==> amber <==
// alu_design
module alu_design #(parameter W = 8)(
    input clk, rst, mode, ce, cin,
    input [1:0] inp_valid,
    input [7:0] opa, opb,
    input [3:0] cmd,
    output reg err, ov, cout, g, l, e,
    output reg [15:0] res
);
Settings: LEC_CHECK=0, ABC_AREA=1, CAP_MARGIN=20, CORE_ASPECT_RATIO=1.87, CORE_MARGIN=2, CORE_UTILIZATION=72, CTS_CLUSTER_DIAMETER=391, CTS_CLUSTER_SIZE=99, SETUP_SLACK_MARGIN=-0.17, SLEW_MARGIN=20, TNS_END_PERCENT=5; clock period 2.15 ns.
run.sh (not shown) runs the stock make flow with config.mk's settings and CLKGATE_MAP_FILE=.
==> inputs of maple, as changes to amber <==
- ABC_AREA: 1 -> default
- CORE_ASPECT_RATIO: 1.87 -> 1.75
- CORE_MARGIN: 2 -> 9
- CORE_UTILIZATION: 72 -> 56
- CTS_CLUSTER_DIAMETER: 391 -> 311
- CTS_CLUSTER_SIZE: 99 -> 89
- PLACE_DENSITY: default -> 0.35
- SETUP_SLACK_MARGIN: -0.17 -> default
- TNS_END_PERCENT: 5 -> 15
==> flow/constraint.sdc (replaced) <==
create_clock -name core_clock -period 7.0 [get_ports {clk}]
set_input_delay 1.4000 -clock core_clock [delete_from_list [all_inputs] [get_ports {clk}]]
set_output_delay 1.4000 -clock core_clock [all_outputs]
set_load 0.01 [all_outputs]
==> inputs of garnet, as changes to amber <==
- ABC_AREA: 1 -> default
- CORE_ASPECT_RATIO: 1.87 -> default
- CORE_UTILIZATION: 72 -> 40
- CTS_CLUSTER_DIAMETER: 391 -> default
- CTS_CLUSTER_SIZE: 99 -> default
- SETUP_SLACK_MARGIN: -0.17 -> default
- TNS_END_PERCENT: 5 -> default
==> flow/constraint.sdc (replaced) <==
create_clock -name core_clock -period 6.49 [get_ports {clk}]
set_input_delay 1.2980 -clock core_clock [delete_from_list [all_inputs] [get_ports {clk}]]
set_output_delay 1.2980 -clock core_clock [all_outputs]
set_load 0.01 [all_outputs]
==> impl_metrics.tcl <==
# collected from the flow reports
set metrics [dict create \
    ys_seq_share_pct 10.4 \
    synthAoiAreaFrac_pct 22.4 \
    synth.most_common_cell "nor2_1" \
    synth_area_sq_mm 0.0111 \
    status "finished clean" \
]
Source of the figures above: maple

==> impl_metrics.tcl <==
# collected from the flow reports
set metrics [dict create \
    synth.most_common_cell "nor2_1" \
    synthAoiAreaFrac_pct 22.4 \
    ys_seq_share_pct 10.4 \
    status "finished clean" \
]
Source of the figures above: garnet

==> impl_metrics.tcl <==
# metrics dict for downstream scripts
set metrics [dict create \
    status "aborted with a tool error" \
    synth.most_common_cell "nand2_1" \
    haltStage "clock tree synthesis" \
    error_line "[ERROR DPL-0033] detailed placement checks failed during check placement." \
]
Source of the figures above: amber


==> 05-18 <==
==> flow/design.v <==
module alu_design #(parameter W = 8)(
    input clk, rst, mode, ce, cin,
    input [1:0] inp_valid,
    input [7:0] opa, opb,
    input [3:0] cmd,
    output reg err, ov, cout, g, l, e,
    output reg [15:0] res
);
parameter INV_INP = 2'b00, OPA_VALID = 2'b01, OPB_VALID = 2'b10, OPA_AND_OPB_VALID = 2'b11;
reg [7:0] opa_p, opb_p;
reg [3:0] cmd_p;
reg [1:0] valid_p;
reg mode_p, cin_p;
reg [15:0] res_p;
reg cout_p, ov_p, g_p, l_p, e_p, err_p;
always @(posedge clk or posedge rst) begin
    if (rst) begin
        opa_p <= 0;
        opb_p <= 0;
        cmd_p <= 0;
        valid_p <= 0;
        cin_p <= 0;
        mode_p <= 0;
    end else if (ce) begin
        opa_p <= opa;
        opb_p <= opb;
        cmd_p <= cmd;
        valid_p <= inp_valid;
        cin_p <= cin;
        mode_p <= mode;
    end
end
always @(*) begin
    res_p = 0;
    err_p = 0;
    cout_p = 0;
    ov_p = 0;
    g_p = 0;
    l_p = 0;
    e_p = 0;
    if (ce) begin
        if (mode_p == 1) begin
            case (valid_p)
                INV_INP: begin
                    res_p = 0;
                    err_p = 1;
                end
                OPA_VALID: begin
                    case (cmd_p)
                        4'b0100: begin
                            res_p = opa_p + 1;
                            cout_p = res_p[8];
                        end
                        4'b0101: begin
                            res_p = opa_p - 1;
                            ov_p = res_p[8];
                        end
                        default: err_p = 1;
                    endcase
                end
                OPB_VALID: begin
                    case (cmd_p)
                        4'b0110: begin
                            res_p = opb_p + 1;
                            cout_p = res_p[8];
                        end
                        4'b0111: begin
                            res_p = opb_p - 1;
                            ov_p = res_p[8];
                        end
                        default: err_p = 1;
                    endcase
                end
                OPA_AND_OPB_VALID: begin
                    case (cmd_p)
                        4'b0000: begin
                            res_p = opa_p + opb_p;
                            cout_p = res_p[8];
                        end
                        4'b0001: begin
                            res_p = opa_p - opb_p;
                            ov_p = res_p[8];
                        end
                        4'b0010: begin
                            res_p = opa_p + opb_p + cin_p;
                            cout_p = res_p[8];
                        end
                        4'b0011: begin
                            res_p = opa_p - opb_p - cin_p;
                            ov_p = res_p[8];
                        end
                        4'b1000: begin
                            g_p = (opa_p > opb_p);
                            l_p = (opa_p < opb_p);
                            e_p = (opa_p == opb_p);
                        end
                        4'b1001: begin
                            res_p = (opa_p + 1) * (opb_p + 1);
                        end
                        4'b1010: begin
                            res_p = (opa_p << 1) * opb_p;
                        end
                        4'b1011: begin
                            res_p = $signed(opa_p) + $signed(opb_p);
                            ov_p = (($signed(opa_p) > 0) && ($signed(opb_p) > 0) && ($signed(res_p[7:0]) < 0)) ||
                                   (($signed(opa_p) < 0) && ($signed(opb_p) < 0) && ($signed(res_p[7:0]) > 0));
                        end
                        4'b1100: begin
                            res_p = $signed(opa_p) - $signed(opb_p);
                            ov_p = (($signed(opa_p) > 0) && ($signed(opb_p) < 0) && ($signed(res_p[7:0]) < 0)) ||
                                   (($signed(opa_p) < 0) && ($signed(opb_p) > 0) && ($signed(res_p[7:0]) > 0));
                        end
                        default: err_p = 1;
                    endcase
                end
                default: err_p = 1;
            endcase
        end else begin
            case (valid_p)
                INV_INP: begin
                    res_p = 0;
                    err_p = 1;
                end
                OPA_VALID: begin
                    case (cmd_p)
                        4'b0110: res_p = ~opa_p;
                        4'b1000: res_p = opa_p >> 1;
                        4'b1001: res_p = opa_p << 1;
                        default: err_p = 1;
                    endcase
                end
                OPB_VALID: begin
                    case (cmd_p)
                        4'b0111: res_p = ~opb_p;
                        4'b1010: res_p = opb_p >> 1;
                        4'b1011: res_p = opb_p << 1;
                        default: err_p = 1;
                    endcase
                end
                OPA_AND_OPB_VALID: begin
                    case (cmd_p)
                        4'b0000: res_p = opa_p & opb_p;
                        4'b0010: res_p = opa_p | opb_p;
                        4'b0001: res_p = ~(opa_p & opb_p);
                        4'b0011: res_p = ~(opa_p | opb_p);
                        4'b0100: res_p = opa_p ^ opb_p;
                        4'b0101: res_p = ~(opa_p ^ opb_p);
                        4'b1100: begin
                            if (|opb_p[7:4]) err_p = 1;
                            else res_p = (opa_p << opb_p[2:0]) | (opa_p >> (8 - opb_p[2:0]));
                        end
                        4'b1101: begin
                            if (|opb_p[7:4]) err_p = 1;
                            else res_p = (opa_p >> opb_p[2:0]) | (opa_p << (8 - opb_p[2:0]));
                        end
                        default: err_p = 1;
                    endcase
                end
                default: err_p = 1;
            endcase
        end
    end
end
always @(posedge clk or posedge rst) begin
    if (rst) begin
        res <= 0;
        cout <= 0;
        ov <= 0;
        g <= 0;
        l <= 0;
        e <= 0;
        err <= 0;
    end else if (ce) begin
        res <= res_p;
        cout <= cout_p;
        ov <= ov_p;
        g <= g_p;
        l <= l_p;
        e <= e_p;
        err <= err_p;
    end
end
endmodule
==> flow/run.sh <==
#!/bin/bash
# the make line also repeats each setting of config.mk as NAME=value (left out here)
make -C /OpenROAD-flow-scripts/flow DESIGN_CONFIG=/design/flow/config.mk WORK_HOME=/design/flow/orfs CLKGATE_MAP_FILE= finish
==> flow/config.mk <==
export PLATFORM = sky130hd
export DESIGN_NAME = alu_design
export DESIGN_NICKNAME = alu_design
export VERILOG_FILES = /design/flow/design.v
export SDC_FILE = /design/flow/constraint.sdc
export NUM_CORES = 4
export LEC_CHECK = 0
export CAP_MARGIN = 5
export CELL_PAD_IN_SITES_DETAIL_PLACEMENT = 2
export CORE_ASPECT_RATIO = 0.53
export CORE_MARGIN = 2
export CORE_UTILIZATION = 56
export CTS_CLUSTER_DIAMETER = 188
export CTS_CLUSTER_SIZE = 80
export GPL_TIMING_DRIVEN = 1
export MAX_ROUTING_LAYER = met4
export MIN_ROUTING_LAYER = met2
export PLACE_DENSITY = 0.46
export SETUP_SLACK_MARGIN = 0.3
export SLEW_MARGIN = 15
export TNS_END_PERCENT = 60
==> flow/constraint.sdc <==
create_clock -name core_clock -period 5.45 [get_ports {clk}]
set_input_delay 1.0900 -clock core_clock [delete_from_list [all_inputs] [get_ports {clk}]]
set_output_delay 1.0900 -clock core_clock [all_outputs]
set_load 0.01 [all_outputs]
==> inputs of 10-05, as changes to 05-18 <==
Settings changed: CAP_MARGIN 5 to 20, CELL_PAD_IN_SITES_DETAIL_PLACEMENT 2 to unset, CORE_ASPECT_RATIO 0.53 to unset, CORE_UTILIZATION 56 to 65, CTS_CLUSTER_DIAMETER 188 to unset, CTS_CLUSTER_SIZE 80 to unset, GPL_TIMING_DRIVEN 1 to unset, MAX_ROUTING_LAYER met4 to unset, MIN_ROUTING_LAYER met2 to unset, PLACE_DENSITY 0.46 to unset, PLACE_DENSITY_LB_ADDON set to 0.0, SETUP_SLACK_MARGIN 0.3 to unset, SLEW_MARGIN 15 to 20, TNS_END_PERCENT 60 to unset.
==> flow/constraint.sdc (replaced) <==
create_clock -name core_clock -period 5.71 [get_ports {clk}]
set_input_delay 1.1420 -clock core_clock [delete_from_list [all_inputs] [get_ports {clk}]]
set_output_delay 1.1420 -clock core_clock [all_outputs]
set_load 0.01 [all_outputs]
==> results <==
- 10-05 ran to the end with no violations. 05-18 stopped in 3_5_place_dp.
- Area after synthesis is the same in 05-18 and 10-05.
- In synthesized cell count, 10-05 and 05-18 do not differ.
- In 05-18 the die size is larger than in 10-05, by about 16%.
==> figures <==
	05-18	10-05
Total die area	0.0210 mm^2	0.0181 mm^2
Floorplan die width	197 um	135 um
Floorplan utilization	57.1%	66.6%
Status	stopped before the end	timing/DRC/antenna clean
Last stage reached	3_5_place_dp	-
EDFF count, synth	0	0
Syn_area_per_cell	7.58 um^2	7.58 um^2
Number of placement rows	37	47
Overall die height	106 um	135 um
Core region area	0.0194 mm^2	0.0166 mm^2
Share of synthesized cell area in full adder, half adder and majority cells	26.8%	26.8%
Gpl congestion	1.30	1.11
